Setup of run 1:
## cordic
module cordic (
    input clk,
    input rst_n,
    input start,
    input [15:0] angle,
    output reg [15:0] cos,
    output reg [15:0] sin
);
export LEC_CHECK = 0
export CAP_MARGIN = 20
export CORE_MARGIN = 2
export CORE_UTILIZATION = 70
export CTS_CLUSTER_DIAMETER = 232
export CTS_CLUSTER_SIZE = 35
export PLACE_DENSITY_LB_ADDON = 0.0
export SLEW_MARGIN = 20
create_clock -name core_clock -period 12.7 [get_ports {clk}]
run.sh (not shown) runs the stock make flow with config.mk's settings and CLKGATE_MAP_FILE=.
Run 1 -> stages 100% | layout checks FAIL | setup timing
Here is what was changed in the inputs of run 2 compared with run 1.
# run 1
export LEC_CHECK = 0
export CAP_MARGIN = 20
export CORE_MARGIN = 2
export CORE_UTILIZATION = 70
export CTS_CLUSTER_DIAMETER = 232
export CTS_CLUSTER_SIZE = 35
export PLACE_DENSITY_LB_ADDON = 0.0
export SLEW_MARGIN = 20
create_clock -name core_clock -period 12.7 [get_ports {clk}]
# run 2
export LEC_CHECK = 0
export CAP_MARGIN = 20
export CORE_MARGIN = 2
export CORE_UTILIZATION = 64
export SLEW_MARGIN = 20
create_clock -name core_clock -period 17.1 [get_ports {clk}]
==> comparison <==
Run 2 completed; timing, DRC and antenna clean
[compare] base=run 1 new=run 2: routed wire length dropped about 10%, number of tap cells inserted climbed 5.2%, core utilization dropped 14 points, via count dropped 1049, power dropped about 35%.
Delta (run 2 minus run 1): area added between synthesis and finish fell by 10 points; power in the clock group fell by about 23%; number of gates resized after CTS fell by 43; portion of total power attributed to the clock network rose by 1.8 points.
Fill cell total of the finished layout ended up 45% higher on run 2 than on run 1.
Inputs modified between run 2 and run 3:
# run 2
export LEC_CHECK = 0
export CAP_MARGIN = 20
export CORE_MARGIN = 2
export CORE_UTILIZATION = 64
export SLEW_MARGIN = 20
create_clock -name core_clock -period 17.1 [get_ports {clk}]
# run 3
export LEC_CHECK = 0
export ABC_AREA = 1
export CAP_MARGIN = 20
export CORE_MARGIN = 2
export CORE_UTILIZATION = 62
export CTS_CLUSTER_SIZE = 97
export SLEW_MARGIN = 20
create_clock -name core_clock -period 9.23 [get_ports {clk}]
==> results <==
Summary of run 2 and run 3: one run falls short of a clean finish, namely run 3. Although it ran to completion, run 3 produced a layout that fails the final checks because of setup timing. Compared with run 2, run 3 shows a lower time the final worst path needs with I/O delays and setup. [compare] base=run 2 new=run 3: final standard cell count with taps included and fillers excluded now larger; global-route wire length before repair higher. Number of signal-net buffers in the layout was lower in the run labelled run 2. Higher synthesized area goes to run 2 over run 3. The higher die size of run 2 and run 3 is in run 2. Compared with run 2, path length in cells of the critical path in run 3 increased by a few percent.

Starting RTL as in the previous note.
export LEC_CHECK = 0
export CAP_MARGIN = 10
export CORE_MARGIN = 2
export CORE_UTILIZATION = 72
export CTS_CLUSTER_DIAMETER = 356
export SETUP_SLACK_MARGIN = -0.32
export SLEW_MARGIN = 20
create_clock -name core_clock -period 4.5 [get_ports {clk}]
The baseline completed, yet does not pass: setup timing.
Then changed:
--- a/flow/config.mk
+++ b/flow/config.mk
@@ -7,7 +7,7 @@
 export LEC_CHECK = 0
-export CAP_MARGIN = 10
+export CAP_MARGIN = 20
 export CORE_MARGIN = 2
 export CORE_UTILIZATION = 72
-export CTS_CLUSTER_DIAMETER = 356
-export SETUP_SLACK_MARGIN = -0.32
+export CTS_CLUSTER_DIAMETER = 228
 export SLEW_MARGIN = 20
+export TNS_END_PERCENT = 75
==> flow/constraint.sdc (replaced) <==
create_clock -name core_clock -period 14.0 [get_ports {clk}]
set_input_delay 2.8000 -clock core_clock [delete_from_list [all_inputs] [get_ports {clk}]]
set_output_delay 2.8000 -clock core_clock [all_outputs]
set_load 0.01 [all_outputs]
=> The new run completed and failed the layout checks on setup timing. Final area goes down by roughly a tenth. Count of clock-buffer cells in the layout came out higher by 1. Fmax went up slightly. Total power is lower by well over a third. Synthesized cell count does not change. Die size does not change. Global-route usage came out lower by 5.4 points.
Then changed:
--- a/flow/config.mk
+++ b/flow/config.mk
@@ -10,4 +10,4 @@
 export CORE_UTILIZATION = 72
-export CTS_CLUSTER_DIAMETER = 228
+export CTS_CLUSTER_SIZE = 72
+export PLACE_DENSITY_LB_ADDON = 0.0
 export SLEW_MARGIN = 20
-export TNS_END_PERCENT = 75
==> flow/constraint.sdc (replaced) <==
create_clock -name core_clock -period 13.1 [get_ports {clk}]
set_input_delay 2.6200 -clock core_clock [delete_from_list [all_inputs] [get_ports {clk}]]
set_output_delay 2.6200 -clock core_clock [all_outputs]
set_load 0.01 [all_outputs]
What happened: The new run finished with setup timing left. Worst setup slack is worse by 0.75 ns. Die size is unchanged. Power goes up by about a fifth. Non-clock buffer count increases by 35. Maximum frequency went up slightly.
Then changed:
--- a/flow/config.mk
+++ b/flow/config.mk
@@ -9,5 +9,3 @@
 export CORE_MARGIN = 2
-export CORE_UTILIZATION = 72
-export CTS_CLUSTER_SIZE = 72
-export PLACE_DENSITY_LB_ADDON = 0.0
+export CORE_UTILIZATION = 40
 export SLEW_MARGIN = 20
==> flow/constraint.sdc (replaced) <==
create_clock -name core_clock -period 18.9 [get_ports {clk}]
set_input_delay 3.7800 -clock core_clock [delete_from_list [all_inputs] [get_ports {clk}]]
set_output_delay 3.7800 -clock core_clock [all_outputs]
set_load 0.01 [all_outputs]
After rerunning:
- This time the run passed the timing, DRC and antenna checks
- sequential share of layout area grows by 0.73 points
- setup slack gains 4.0 ns
- die size increases by well over a third
- area after synthesis is unchanged
- design area goes down by a little under a tenth
- fmax goes down by roughly a tenth
- power goes down by well over a third
- utilization shrinks by 40 points

Setup of job 9706:
cordic again, from the RTL that the note above started with.
Settings: LEC_CHECK=0, ABC_AREA=1, CAP_MARGIN=20, CORE_MARGIN=2, CORE_UTILIZATION=72, CTS_CLUSTER_DIAMETER=397, CTS_CLUSTER_SIZE=97, PLACE_DENSITY=0.38, SLEW_MARGIN=20, TNS_END_PERCENT=20; clock period 7.95 ns.
In job 9706 the implementation ran to completion but is not tape-out ready, as the final checks report negative setup slack.
Input-level comparison between job 7361 and job 9706:
Settings: removing ABC_AREA (formerly 1); changing CORE_UTILIZATION from 72 to 53; removing TNS_END_PERCENT (formerly 20); removing CTS_CLUSTER_SIZE (formerly 97); removing PLACE_DENSITY (formerly 0.38); removing CTS_CLUSTER_DIAMETER (formerly 397); changing the clock period (ns, I/O delays scaled along) from 7.95 to 12.9.
## What came out
Layout checks on job 7361: not met. Flow itself completed; violations: negative setup slack.
Going from job 9706 to job 7361, clock buffer and inverter area fraction after layout went down 0.22 points, met1 global-route usage now sits lower, sequential power share increased by 5.6 points relative to the old numbers, fraction of the mapped netlist area in adder cells decreased 3.1 points.
Job 7361 reports its source of the critical timing path as state[0]$_DFF_PN0_ while job 9706 reports state[3]$_DFF_PN0_.
Going from job 9706 to job 7361, total negative slack has increased, number of cells in the yosys synthesis report moved down, post-synthesis cell count decreased by 98 relative to the old numbers, number of antenna violations at the first check in global routing neither gained nor lost much, first-pass GRT wire length lower.
On global-route usage, the lower figure sits with job 7361, not job 9706.
Wire: job 7361 routes less than job 9706
Edits applied to the flow inputs when going from job 7361 to job 831:
Settings: GPL_ROUTABILITY_DRIVEN now 1, previously not set; MAX_ROUTING_LAYER now met5, previously not set; CORE_ASPECT_RATIO now 0.66, previously not set; CAP_MARGIN now 15, was 20; CORE_UTILIZATION now 66, was 53; SLEW_MARGIN now 25, was 20; CELL_PAD_IN_SITES_DETAIL_PLACEMENT now 0, previously not set; MIN_ROUTING_LAYER now met1, previously not set; SETUP_SLACK_MARGIN now 1.16, previously not set; CTS_CLUSTER_DIAMETER now 197, previously not set.
--- outcome ---
- Diff job 7361 -> job 831 | number of cells upsized or downsized after cts | up by more than half
- Job 831 vs. job 7361: worst slew margin relative to its limit went up by 12 points.
- STATUS run=job 831 STAGES=ALL_DONE FINAL_CHECKS=FAILED CAUSE=negative setup slack
- [diff] final total power, job 831 relative to job 7361: regression
- Reported for job 831 and job 7361, total of hold buffers inserted after clock tree synthesis turned out identical to the last digit.
- Against job 7361, job 831 reports a number of placement rows that is lower.
- On worst path buffer plus inverter count: job 831 sits above job 7361.
- Going from job 7361 to job 831, placed wire-length estimate grew by a few percent.
- Comparing non-clock buffer total of the final layout for job 831 and job 7361, the smaller number came from job 7361.
- Route | job 831 vs job 7361 | wire longer in job 831
- Looking at aggregate negative setup slack across job 831 and job 7361, the one that comes out higher is job 7361.
diff inputs: job 831 => job 7010
Settings: changing CORE_UTILIZATION from 66 to 72; changing CORE_ASPECT_RATIO from 0.66 to 0.5; setting ABC_AREA to 1 for the first time; changing CTS_CLUSTER_DIAMETER from 197 to 254; setting CTS_CLUSTER_SIZE to 72 for the first time; setting PLACE_DENSITY_LB_ADDON to 0.0 for the first time; changing the clock period (ns, I/O delays scaled along) from 12.9 to 11.3.
### Flow results
- Note that the synthesized instance count recorded for job 831 amounts to 0.948 times the value seen in job 7010.
- Clock transition at the register clock pins on the worst setup and hold paths after CTS delta (job 7010 -> job 831): insignificant
- Initial DRC count, job 7010 vs job 831: up by more than half
- In job 7010 relative to job 831, critical path depth had gone up by a few percent.
- Global-route usage (job 7010 over job 831): increase, 7.8 points
- Job 7010 ends up with lower share of power burned in the clock network than job 831 does.
- In job 7010 the post-synthesis mux area share turned out 1.6 points lower than in job 831.
- The non-clock buffer count in the final layout in job 7010 is 1.2 times that in job 831.
- Completing all stages was not enough for job 7010: its layout failed the final checks because of negative setup slack.

P:
cordic again, from the RTL that the note above started with.
export LEC_CHECK = 0
export CAP_MARGIN = 15
export CELL_PAD_IN_SITES_DETAIL_PLACEMENT = 0
export CORE_ASPECT_RATIO = 0.5
export CORE_MARGIN = 2
export CORE_UTILIZATION = 72
export CTS_CLUSTER_DIAMETER = 254
export CTS_CLUSTER_SIZE = 34
export GPL_ROUTABILITY_DRIVEN = 1
export MAX_ROUTING_LAYER = met5
export MIN_ROUTING_LAYER = met1
export PLACE_DENSITY_LB_ADDON = 0.0
export SETUP_SLACK_MARGIN = 1.16
export SLEW_MARGIN = 25
create_clock -name core_clock -period 12.9 [get_ports {clk}]
P ran in full, but the layout does not pass; the checks complain about negative setup slack.
## Diff of input files: Q against P
Settings: PLACE_DENSITY_LB_ADDON: 0.0 -> 0.06; CTS_CLUSTER_DIAMETER: 254 -> 197; CTS_CLUSTER_SIZE: 34 -> 96; GPL_ROUTABILITY_DRIVEN: 1 -> 0; TNS_END_PERCENT: unset -> 20; ABC_AREA: unset -> 1; CORE_UTILIZATION: 72 -> 46; SLEW_MARGIN: 25 -> 20; the clock period (ns, I/O delays scaled along): 12.9 -> 15.8.
==> comparison <==
Q closes out successfully: all stages finished, all timing, DRC and antenna checks passed.
Going from P to Q, post-synthesis net count has increased, synthesized-area fraction occupied by adder cells has increased, worst setup skew after layout has decreased.
The following lists how R was set up differently from Q:
Settings: CORE_UTILIZATION changed from 46 to 41; SLEW_MARGIN changed from 20 to 25; TNS_END_PERCENT removed (was 20); ABC_AREA removed (was 1); CTS_CLUSTER_SIZE changed from 96 to 18; CAP_MARGIN changed from 15 to 5; MIN_ROUTING_LAYER changed from met1 to met2; CORE_ASPECT_RATIO changed from 0.5 to 0.66; CORE_MARGIN changed from 2 to 9.
[summary]
Count of non-filler cells in the finished layout was lower in Q than in R. Q has higher total half-perimeter wirelength after legalization and detailed placement than R. Clock power, Q and R: higher on Q. Diff Q and R: final instance area higher in R.

The RTL this note starts from:
==> flow/design.v <==
module fa(
    input a,
    input b,
    input cin,
    output s,
    output cout
);
    assign s = a ^ b  ^ cin;
    assign cout = (a & b) ^ (cin & (a ^ b));
endmodule
module ha(
    input a,
    input b,
    output s,
    output cout
);
    assign s = a ^ b;
    assign cout = a & b;
endmodule
module basic_unit_ha_and(
    input in_x,
    input in_a,
    input in_b,
    output s,
    output cout
);
    wire in_y;
    assign in_y = in_a & in_b;
    assign s = in_x ^ in_y;
    assign cout = in_x & in_y;
endmodule
module basic_unit_fa_and(
    input in_x,
    input in_a,
    input in_b,
    input cin,
    output s,
    output cout
);
    wire in_y;
    assign in_y = in_a & in_b;
    assign s = in_x ^ in_y ^ cin;
    assign cout = (in_x & in_y) ^ (cin & (in_x ^ in_y));
endmodule
module adder_16bit(
    input   [15:0] a,
    input   [15:0] b,
    output  [15:0] out
);
    wire [15:0] s;
    wire [15:0] cout;
    ha i_ha_0 (.a(a[0]), .b(b[0]), .s(s[0]), .cout(cout[0]));
    generate 
        genvar i_adder;
        for(i_adder=1; i_adder<16; i_adder=i_adder+1) begin: adder_for_bits
            fa i_fa (.a(a[i_adder]), .b(b[i_adder]), .cin(cout[i_adder-1]), .s(s[i_adder]), .cout(cout[i_adder]));
        end
    endgenerate
    assign out[15:0] = s[15:0];
endmodule
module lut(
    input [3:0] index,
    output reg [15:0] ei_radian,
    output reg [15:0] tanei
);
    always@(*)
    begin
        case(index)
        4'b0000: begin
            ei_radian = 16'b0000000000000000;
            tanei = 16'h0000;
        end
        4'b0001: begin
            ei_radian = 16'b0110010010000111;
            tanei = 16'h8000;
        end
        4'b0010: begin
            ei_radian = 16'b0011101101011000;
            tanei = 16'h4000;
        end
        4'b0011: begin
            ei_radian = 16'b0001111101011011;
            tanei = 16'h2000;
        end
        4'b0100: begin
            ei_radian = 16'b0000111111101010;
            tanei = 16'h1000;
        end
        4'b0101: begin
            ei_radian = 16'b0000011111111101;
            tanei = 16'h0800;
        end
        4'b0110: begin
            ei_radian = 16'b0000001111111111;
            tanei = 16'h0400;
        end
        4'b0111: begin
            ei_radian = 16'b0000000111111111;
            tanei = 16'h0200;
        end
        4'b1000: begin
            ei_radian = 16'b0000000011111111;
            tanei = 16'h0100;
        end
        4'b1001: begin
            ei_radian = 16'b0000000001111111;
            tanei = 16'h0080;
        end
        4'b1010: begin
            ei_radian = 16'b0000000000111111;
            tanei = 16'h0040;
        end
        4'b1011: begin
            ei_radian = 16'b0000000000011111;
            tanei = 16'h0020;
        end
        4'b1100: begin
            ei_radian = 16'b0000000000001111;
            tanei = 16'h0010;
        end
        4'b1101: begin
            ei_radian = 16'b0000000000000111;
            tanei = 16'h0008;
        end
        4'b1110: begin
            ei_radian = 16'b0000000000000011;
            tanei = 16'h0004;
        end
        4'b1110: begin
            ei_radian = 16'b0000000000000001;
            tanei = 16'h0002;
        end
        default: begin
            ei_radian = 16'b0000000000000000;
            tanei = 16'h0000;
        end
        endcase
    end
endmodule
module add_or_sub_unit(
    input neg,
    input [15:0] ei_radian,
    input [15:0] inner_angle,
    output [15:0] new_inner_angle
);
    wire [15:0] signed_ei_radian;
    assign signed_ei_radian = neg ? {{~{ei_radian}+1}} : ei_radian;
    adder_16bit i_adder_16b_0 (.a(signed_ei_radian), .b(inner_angle), .out(new_inner_angle));
endmodule
module unsigned_unit_first_line(
    input [15:0] in_a,
    input  in_b,
    output [15:0] s
);
    generate
        genvar i_and;
        for(i_and=0;i_and<16;i_and=i_and+1) begin: unsigned_unit_second_line_generate
            assign s[i_and] = in_a[i_and] & in_b;
        end
    endgenerate
endmodule
module unsigned_unit_second_line(
    input [15:0] in_x,
    input [15:0] in_a,
    input  in_b,
    output [15:0] s,
    output [15:0] cout
);
    generate
        genvar i_buh;
        for(i_buh=0;i_buh<16;i_buh=i_buh+1) begin: unsigned_unit_second_line_generate
            basic_unit_ha_and   i_buha  (.in_x(in_x[i_buh]), .in_a(in_a[i_buh]), .in_b(in_b), .s(s[i_buh]), .cout(cout[i_buh]));
        end
    endgenerate
endmodule
module unsigned_unit_line(
    input [15:0] in_x,
    input [15:0] in_a,
    input  in_b,
    input [15:0] cin,
    output [15:0] s,
    output [15:0] cout
);
    generate
        genvar i_buf;
        for(i_buf=0;i_buf<16;i_buf=i_buf+1) begin: unsigned_unit_second_line_generate
            basic_unit_fa_and   i_bufa  (.in_x(in_x[i_buf]), .in_a(in_a[i_buf]), .in_b(in_b), .cin(cin[i_buf]), .s(s[i_buf]), .cout(cout[i_buf]));
        end
    endgenerate
endmodule
module multiply_and_add_unit(
    input [15:0] in,
    input [15:0] a,
    input [15:0] b,
    input neg,
    output [15:0] out
);
    wire [15:0] s_line [15:0];
    wire [15:0] cout_line [15:1];
    unsigned_unit_first_line    i_bul_0 (.in_a(a), .in_b(b[0]), .s(s_line[0]));
    unsigned_unit_second_line   i_bul_1 (.in_x({1'b0, s_line[0][15:1]}), .in_a(a), .in_b(b[1]), .s(s_line[1]), .cout(cout_line[1]));
    unsigned_unit_line          i_bul_2 (.in_x({1'b0, s_line[1][15:1]}), .in_a(a), .in_b(b[2]), .cin(cout_line[1]), .s(s_line[2]), .cout(cout_line[2]));
    generate
        genvar i_bul_mac;
        for(i_bul_mac=2;i_bul_mac<16;i_bul_mac=i_bul_mac+1) begin: unsigned_unit_line_generate
            unsigned_unit_line  i_bul_mac_unit (.in_x({1'b0, s_line[i_bul_mac-1][15:1]}), .in_a(a), .in_b(b[i_bul_mac]), .cin(cout_line[i_bul_mac-1]), .s(s_line[i_bul_mac]), .cout(cout_line[i_bul_mac]));
        end
    endgenerate
    wire [31:0] product_32b;
    generate
        genvar i_s;
        for(i_s=0;i_s<16;i_s=i_s+1) begin: unsigned_output_low_generate
            assign product_32b[i_s] = s_line[i_s][0];
        end
    endgenerate
    adder_16bit i_adder_16b_0 (.a({s_line[15][15:0]}), .b(cout_line[15]), .out(product_32b[31:16]));
    wire [15:0] pos_or_neg;
    assign pos_or_neg = neg ? {{~{product_32b[31:16]}+1}} : {product_32b[31:16]};
    adder_16bit i_adder_16b_1 (.a(in), .b(pos_or_neg), .out(out));
endmodule
module cordic (
    input clk,
    input rst_n,
    input start,
    input [15:0] angle,
    output reg [15:0] cos,
    output reg [15:0] sin
);
    reg [15:0] sampled_angle;
    reg [15:0] inner_angle;
    reg working;
    reg [3:0] state;
    wire [15:0] ei_radian;
    wire [15:0] tanei;
    wire [15:0] new_inner_angle;
    wire [15:0] new_sin;
    wire [15:0] new_cos;
    wire neg;
    always@(posedge clk or negedge rst_n) begin
        if (!rst_n == 1'b1) begin
            sampled_angle <= 16'b0;
        end
        else begin
            if (start == 1'b1) begin
                sampled_angle <= angle;
            end
            else begin
                sampled_angle <= sampled_angle;
            end
        end
    end
    always@(posedge clk or negedge rst_n) begin
        if (!rst_n == 1'b1) begin
            inner_angle <= 16'b0;
        end
        else begin
            if (start == 1'b1) begin
                inner_angle <= 16'b0;
            end
            else begin
                inner_angle <= new_inner_angle;
            end
        end
    end
    always@(posedge clk or negedge rst_n) begin
        if (!rst_n == 1'b1) begin
            working <= 1'b0;
        end
        else begin
            if (start == 1'b1) begin
                working <= 1'b1;
            end
            else begin
                if (state == 4'b1111) begin
                    working <= 1'b0;
                end
                else begin
                    working <= working;
                end
            end
        end
    end
    always@(posedge clk or negedge rst_n) begin
        if (!rst_n == 1'b1) begin
            state <= 4'b0;
        end
        else begin
            if (start == 1'b1) begin
                state <= 4'b0;
            end
            else begin
                if (working == 1'b0) begin
                    state <= 4'b0;
                end
                else begin
                    state <= state + 1;
                end
            end
        end
    end
    always@(posedge clk or negedge rst_n) begin
        if (!rst_n == 1'b1) begin
            sin <= 16'b0;
        end
        else begin
            if (start == 1'b1) begin
                sin <= 16'b0;
            end
            else begin
                if (working == 1'b0) begin
                    sin <= sin;
                end
                else begin
                    sin <= new_sin;
                end
            end
        end
    end
    always@(posedge clk or negedge rst_n) begin
        if (!rst_n == 1'b1) begin
            cos <= 16'b0;
        end
        else begin
            if (start == 1'b1) begin
                cos <= 16'b0100110110111010;
            end
            else begin
                if (working == 1'b0) begin
                    cos <= cos;
                end
                else begin
                    cos <= new_cos;
                end
            end
        end
    end
    lut i_lut_0 (.index(state), .ei_radian(ei_radian),  .tanei(tanei));
    assign neg = (inner_angle <= sampled_angle) ? 0 : 1;
    add_or_sub_unit i_aoru (.neg(neg), .ei_radian(ei_radian), .inner_angle(inner_angle), .new_inner_angle(new_inner_angle));
    multiply_and_add_unit i_mac_cos (.in(cos), .a(tanei), .b(sin), .neg(~neg), .out(new_cos));
    multiply_and_add_unit i_mac_sin (.in(sin), .a(tanei), .b(cos), .neg(neg), .out(new_sin));
endmodule
clock: 16.0 ns
lec_check: 0
abc_area: 1
cap_margin: 20
core_aspect_ratio: 0.5
core_margin: 2
core_utilization: 40
cts_cluster_diameter: 25
cts_cluster_size: 99
slew_margin: 20
tns_end_percent: 100
The first run produced a clean layout.
==> next run, changes <==
Settings changed: ABC_AREA 1 to default, CORE_ASPECT_RATIO 0.5 to default, CTS_CLUSTER_DIAMETER 25 to default, CTS_CLUSTER_SIZE 99 to default, TNS_END_PERCENT 100 to default.
Clock period 16.0 ns to 15.5 ns, I/O delays scaled along.
What happened:
- The new run finished clean
- synthesized area went up by 5.9%
- sequential share of layout area decreases by 0.59 points
- routed wire length fell by 2.0%
- maximum frequency increases by 1.7%
- clock-buffer cell count drops by 2
- via count is higher by 1.5%
- design area went up by 6.3%
- global-route usage went down by 1.9 points
- critical path depth goes down by 2
- setup slack is worse by 0.25 ns
==> next run, changes <==
Settings changed: GPL_TIMING_DRIVEN from default to 0, SETUP_SLACK_MARGIN from default to 2.19.
Clock period 15.5 ns to 16.0 ns, I/O delays scaled along.
Result: The changed run finished clean; final area grows by 8.5%; clock-buffer cell count does not change; worst setup slack gains 0.83 ns; first-iteration DRC count grows by 13%; combinational power climbs by 19%; final cell count rises by 7.0%; hold slack barely changes; die size stays the same; core utilization climbs by 3.7 points; via count came out higher by 8.9%.
No activity file was given, so power comes from the tool's default toggle rates.
